## pow_5_pipe
module pow_5_pipe
(
    input             clock,
    input      [17:0] n,
    output reg [17:0] n_pow_5
);
==> flow/config.mk <==
export PLATFORM = sky130hd
export DESIGN_NAME = pow_5_pipe
export DESIGN_NICKNAME = pow_5_pipe
export VERILOG_FILES = /design/flow/design.v
export SDC_FILE = /design/flow/constraint.sdc
export NUM_CORES = 4
export LEC_CHECK = 0
export ABC_AREA = 1
export CAP_MARGIN = 40
export CORE_MARGIN = 2
export CORE_UTILIZATION = 72
export CTS_CLUSTER_DIAMETER = 197
export PLACE_DENSITY = 0.78
export SETUP_SLACK_MARGIN = 0.19
export SLEW_MARGIN = 20
==> flow/constraint.sdc <==
create_clock -name core_clock -period 4.77 [get_ports {clock}]
set_input_delay 0.9540 -clock core_clock [delete_from_list [all_inputs] [get_ports {clock}]]
set_output_delay 0.9540 -clock core_clock [all_outputs]
set_load 0.01 [all_outputs]
run.sh (not shown) runs the stock make flow with config.mk's settings and CLKGATE_MAP_FILE=.
The baseline finished with negative setup slack left.
Rerun with:
--- a/flow/config.mk
+++ b/flow/config.mk
@@ -8,8 +8,7 @@
 export ABC_AREA = 1
-export CAP_MARGIN = 40
+export CAP_MARGIN = 20
+export CORE_ASPECT_RATIO = 1.43
 export CORE_MARGIN = 2
 export CORE_UTILIZATION = 72
-export CTS_CLUSTER_DIAMETER = 197
-export PLACE_DENSITY = 0.78
-export SETUP_SLACK_MARGIN = 0.19
+export CTS_CLUSTER_SIZE = 10
 export SLEW_MARGIN = 20
==> flow/constraint.sdc (replaced) <==
create_clock -name core_clock -period 4.27 [get_ports {clock}]
set_input_delay 0.8540 -clock core_clock [delete_from_list [all_inputs] [get_ports {clock}]]
set_output_delay 0.8540 -clock core_clock [all_outputs]
set_load 0.01 [all_outputs]
Now the flow never finished: it broke off in 5_1_grt on GRT-0232; synthesized area does not change; synthesized cell count is unchanged; die area stays flat.
Rerun with:
--- a/flow/config.mk
+++ b/flow/config.mk
@@ -7,8 +7,5 @@
 export LEC_CHECK = 0
-export ABC_AREA = 1
 export CAP_MARGIN = 20
-export CORE_ASPECT_RATIO = 1.43
 export CORE_MARGIN = 2
-export CORE_UTILIZATION = 72
-export CTS_CLUSTER_SIZE = 10
+export CORE_UTILIZATION = 9
 export SLEW_MARGIN = 20
==> flow/constraint.sdc (replaced) <==
create_clock -name core_clock -period 9.96 [get_ports {clock}]
set_input_delay 1.9920 -clock core_clock [delete_from_list [all_inputs] [get_ports {clock}]]
set_output_delay 1.9920 -clock core_clock [all_outputs]
set_load 0.01 [all_outputs]
What happened: This time the run completed with no timing, DRC or antenna violations. Synthesized area decreases by a few percent. Die area increases to 7.2 times its value. Synthesized cell count decreases by about a fifth.

---

pow_5_pipe again, from the RTL that the note above started with.
Settings: LEC_CHECK=0, ABC_AREA=1, CAP_MARGIN=20, CORE_MARGIN=2, CORE_UTILIZATION=72, CTS_CLUSTER_DIAMETER=356, CTS_CLUSTER_SIZE=98, PLACE_DENSITY=0.4, SETUP_SLACK_MARGIN=0.52, SLEW_MARGIN=20, TNS_END_PERCENT=5; clock period 3.89 ns.
The starting point produced a layout that fails on negative setup slack.
Next try:
ABC_AREA = default   (was 1)
CORE_UTILIZATION = 44   (was 72)
CTS_CLUSTER_DIAMETER = default   (was 356)
CTS_CLUSTER_SIZE = default   (was 98)
PLACE_DENSITY = default   (was 0.4)
SETUP_SLACK_MARGIN = default   (was 0.52)
TNS_END_PERCENT = default   (was 5)
clock period = 6.25 ns   (was 3.89 ns; I/O delays follow)
Result: With this change the flow finished clean; register-to-register slack improved by 2000 ps; first-iteration DRC count fell by 74%; critical path depth came out lower by 4; worst setup slack improved by 1700 ps; utilization drops by 41 points.
Next try:
CORE_UTILIZATION = 40   (was 44)
clock period = 5.21 ns   (was 6.25 ns; I/O delays follow)
Outcome: This time the run finished but failed the layout checks on negative setup slack; via count is higher by 3.6%; hold slack improves by 8.1 ps; cell area goes up by 6.6%.
Next try:
CTS_CLUSTER_DIAMETER = 212   (was default)
CTS_CLUSTER_SIZE = 100   (was default)
TNS_END_PERCENT = 25   (was default)
clock period = 6.4 ns   (was 5.21 ns; I/O delays follow)
Effect: This time the run finished clean; hold slack is about the same; worst setup slack gains 340 ps; design area went down by about 6%; clock skew barely changes; register-to-register slack gets better by 710 ps; wire length drops by 0.58%; critical path depth fell by 3; core utilization came out lower by 2.9 points.

---

pow_5_pipe again, from the RTL that the note above started with.
clock: 4.34 ns
lec_check: 0
abc_area: 0
cap_margin: 30
core_margin: 2
core_utilization: 58
place_density: 0.68
setup_slack_margin: 0.19
slew_margin: 0
The baseline finished but fails on setup timing.
Rerun with:
Settings changed: CAP_MARGIN 30 to 40, CORE_UTILIZATION 58 to 38, SLEW_MARGIN 0 to 20.
Outcome: The changed run reached the layout checks and failed them: setup timing; core utilization drops by 28 points; die area climbs by 51%; cell area drops by 1.5%; routed wire length drops by about 11%; register-to-register slack improves by 20 ps; area after synthesis stays the same; maximum frequency drops by about 3.7%.
Rerun with:
Settings changed: ABC_AREA 0 to 1, CORE_UTILIZATION 38 to 16, SLEW_MARGIN 20 to 0.
Outcome: The changed run produced a layout that fails on setup timing. Utilization shrinks by 27 points. Wire length went up by roughly a tenth. Synthesized area grows by a little under a tenth. Worst setup slack improved by 280 ps. Maximum frequency increases by a few percent.

---

Starting RTL as in the previous note.
Settings: LEC_CHECK=0, ABC_AREA=1, CAP_MARGIN=20, CORE_MARGIN=2, CORE_UTILIZATION=72, PLACE_DENSITY_LB_ADDON=0.08, SETUP_SLACK_MARGIN=-0.37, SLEW_MARGIN=20, TNS_END_PERCENT=5; clock period 3.89 ns.
The first run finished with negative setup slack left.
Next try:
--- a/flow/config.mk
+++ b/flow/config.mk
@@ -12,2 +12,3 @@
-export PLACE_DENSITY_LB_ADDON = 0.08
-export SETUP_SLACK_MARGIN = -0.37
+export MAX_ROUTING_LAYER = met4
+export PLACE_DENSITY = 0.69
+export SETUP_SLACK_MARGIN = 1.18
==> flow/constraint.sdc (replaced) <==
create_clock -name core_clock -period 3.96 [get_ports {clock}]
set_input_delay 0.7920 -clock core_clock [delete_from_list [all_inputs] [get_ports {clock}]]
set_output_delay 0.7920 -clock core_clock [all_outputs]
set_load 0.01 [all_outputs]
Result: The changed run finished with negative setup slack left. Global-route usage climbs by 3.9 points. Cell count climbs by 0.38%. Via count climbs by 12%. Sequential share of layout area drops by 0.21 points.
Next try:
--- a/flow/config.mk
+++ b/flow/config.mk
@@ -8 +7,0 @@
-export ABC_AREA = 1
@@ -11 +10 @@
-export CORE_UTILIZATION = 72
+export CORE_UTILIZATION = 64
@@ -13,2 +11,0 @@
-export PLACE_DENSITY = 0.69
-export SETUP_SLACK_MARGIN = 1.18
@@ -16 +12,0 @@
-export TNS_END_PERCENT = 5
==> flow/constraint.sdc (replaced) <==
create_clock -name core_clock -period 4.38 [get_ports {clock}]
set_input_delay 0.8760 -clock core_clock [delete_from_list [all_inputs] [get_ports {clock}]]
set_output_delay 0.8760 -clock core_clock [all_outputs]
set_load 0.01 [all_outputs]
The new run completed and failed the layout checks on negative setup slack.
Count of clock-buffer cells in the layout came out lower by 2.
Via count drops by a quarter to a third.
Utilization fell by 8.7 points.
Next try:
--- a/flow/config.mk
+++ b/flow/config.mk
@@ -10 +10,2 @@
-export CORE_UTILIZATION = 64
+export CORE_UTILIZATION = 72
+export CTS_CLUSTER_SIZE = 50
@@ -11,0 +13 @@
+export PLACE_DENSITY = 0.66
The changed run never finished: it broke off in global routing with GRT-0232. Synthesized area stays the same. Synthesized cell count does not change. Die size goes down by 11%.
Next try:
--- a/flow/config.mk
+++ b/flow/config.mk
@@ -10,4 +10 @@
-export CORE_UTILIZATION = 72
-export CTS_CLUSTER_SIZE = 50
-export MAX_ROUTING_LAYER = met4
-export PLACE_DENSITY = 0.66
+export CORE_UTILIZATION = 40
==> flow/constraint.sdc (replaced) <==
create_clock -name core_clock -period 6.4 [get_ports {clock}]
set_input_delay 1.2800 -clock core_clock [delete_from_list [all_inputs] [get_ports {clock}]]
set_output_delay 1.2800 -clock core_clock [all_outputs]
set_load 0.01 [all_outputs]
Outcome: Now the flow completed with no timing, DRC or antenna violations; die area rises by about 80%; synthesized area is unchanged; synthesized cell count is unchanged.
Next try:
--- a/flow/config.mk
+++ b/flow/config.mk
@@ -10 +10,3 @@
-export CORE_UTILIZATION = 40
+export CORE_UTILIZATION = 72
+export PLACE_DENSITY_LB_ADDON = 0.26
+export SETUP_SLACK_MARGIN = 0.79
The changed run ran to the end with no violations.
Fmax is higher by 8.3%.
Utilization grows by 35 points.
Flip-flop count is unchanged.
Critical path depth grows by 1.
Routed wire length came out higher by 9.1%.
Cell count fell by 9.9%.
Register-to-register slack gains 60 ps.
Setup slack gets better by 470 ps.

---

The RTL this note starts from:
==> flow/design.v <==
module pow_5_pipe
(
    input             clock,
    input      [17:0] n,
    output reg [17:0] n_pow_5
);
    reg [17:0] n_1, n_2, n_3;
    reg [17:0] n_pow_2, n_pow_3, n_pow_4;
    always @(posedge clock)
    begin
        n_1 <= n;
        n_2 <= n_1;
        n_3 <= n_2;
        n_pow_2 <= n * n;
        n_pow_3 <= n_pow_2 * n_1;
        n_pow_4 <= n_pow_3 * n_2;
        n_pow_5 <= n_pow_4 * n_3;
    end
endmodule
make LEC_CHECK=0 CAP_MARGIN=20 CORE_MARGIN=2 CORE_UTILIZATION=72 CTS_CLUSTER_SIZE=50 MAX_ROUTING_LAYER=met4 PLACE_DENSITY=0.65 SLEW_MARGIN=20 finish   # period 4.38 ns
The first run ended with an error in 5_1_grt, error GRT-0232.
Then changed:
--- a/flow/config.mk
+++ b/flow/config.mk
@@ -9,6 +9,3 @@
 export CORE_MARGIN = 2
-export CORE_UTILIZATION = 72
-export CTS_CLUSTER_SIZE = 50
-export MAX_ROUTING_LAYER = met4
-export PLACE_DENSITY = 0.65
+export CORE_UTILIZATION = 65
 export SLEW_MARGIN = 20
==> flow/constraint.sdc (replaced) <==
create_clock -name core_clock -period 5.23 [get_ports {clock}]
set_input_delay 1.0460 -clock core_clock [delete_from_list [all_inputs] [get_ports {clock}]]
set_output_delay 1.0460 -clock core_clock [all_outputs]
set_load 0.01 [all_outputs]
Result:
- The changed run finished but fails on negative setup slack
- die area rose by about 10%
- synthesized cell count does not change
- synthesized area does not change
Then changed:
--- a/flow/config.mk
+++ b/flow/config.mk
@@ -9,3 +9,5 @@
 export CORE_MARGIN = 2
-export CORE_UTILIZATION = 65
+export CORE_UTILIZATION = 40
+export MAX_ROUTING_LAYER = met4
+export SETUP_SLACK_MARGIN = 1.39
 export SLEW_MARGIN = 20
==> flow/constraint.sdc (replaced) <==
create_clock -name core_clock -period 6.4 [get_ports {clock}]
set_input_delay 1.2800 -clock core_clock [delete_from_list [all_inputs] [get_ports {clock}]]
set_output_delay 1.2800 -clock core_clock [all_outputs]
set_load 0.01 [all_outputs]
The changed run went through all stages and came out clean.
Final area rose by 0.52%.
Worst hold slack is worse by 0.023 ns.
Area after synthesis is unchanged.
Final cell count rises by 5.0%.
Utilization falls by 29 points.
Wire length shrinks by 2.7%.
Clock-buffer cell count rises by 3.
Global-route usage shrinks by 12 points.
Then changed:
--- a/flow/config.mk
+++ b/flow/config.mk
@@ -8,6 +8,10 @@
 export CAP_MARGIN = 20
+export CELL_PAD_IN_SITES_GLOBAL_PLACEMENT = 3
+export CORE_ASPECT_RATIO = 1.93
 export CORE_MARGIN = 2
 export CORE_UTILIZATION = 40
-export MAX_ROUTING_LAYER = met4
-export SETUP_SLACK_MARGIN = 1.39
-export SLEW_MARGIN = 20
+export CTS_CLUSTER_SIZE = 94
+export GPL_TIMING_DRIVEN = 0
+export PLACE_DENSITY_LB_ADDON = 0.09
+export SETUP_SLACK_MARGIN = 0.51
+export SLEW_MARGIN = 25
=>
- worst setup slack loses 0.54 ns
- register-to-register slack loses 0.81 ns
- final area decreases by 5.0%
- utilization decreases by 2.4 points
- maximum frequency decreases by 9.2%
- non-clock buffer count decreases by 14
- wire length increases by 33%
- clock skew is about the same
- count of clock-buffer cells in the layout decreases by 3
Then changed:
--- a/flow/config.mk
+++ b/flow/config.mk
@@ -12,3 +12,4 @@
 export CORE_UTILIZATION = 40
-export CTS_CLUSTER_SIZE = 94
+export CTS_CLUSTER_SIZE = 77
+export GPL_ROUTABILITY_DRIVEN = 0
 export GPL_TIMING_DRIVEN = 0
==> flow/constraint.sdc (replaced) <==
create_clock -name core_clock -period 5.56 [get_ports {clock}]
set_input_delay 1.1120 -clock core_clock [delete_from_list [all_inputs] [get_ports {clock}]]
set_output_delay 1.1120 -clock core_clock [all_outputs]
set_load 0.01 [all_outputs]
Result: Clock skew rises by 0.0031 ns. Final area grows by a little under a tenth. First-iteration DRC count came out higher by about a fifth. Via count increases by a few percent. Wire length climbs slightly.
Then changed:
==> flow/config.mk (replaced) <==
export PLATFORM = sky130hd
export DESIGN_NAME = pow_5_pipe
export DESIGN_NICKNAME = pow_5_pipe
export VERILOG_FILES = /design/flow/design.v
export SDC_FILE = /design/flow/constraint.sdc
export NUM_CORES = 4
export LEC_CHECK = 0
export CAP_MARGIN = 20
export CORE_MARGIN = 2
export CORE_UTILIZATION = 69
export SLEW_MARGIN = 20
==> flow/constraint.sdc (replaced) <==
create_clock -name core_clock -period 6.23 [get_ports {clock}]
set_input_delay 1.2460 -clock core_clock [delete_from_list [all_inputs] [get_ports {clock}]]
set_output_delay 1.2460 -clock core_clock [all_outputs]
set_load 0.01 [all_outputs]
Effect: The changed run finished clean; via count falls by a few percent; synthesized area stays the same; count of clock-buffer cells in the layout rose by 2; global-route usage rose by 8.3 points; hold slack got worse by 0.021 ns; core utilization rises by 28 points; routed wire length falls by a quarter to a third; clock skew went down by 0.011 ns; final area came out lower by a little under a tenth.
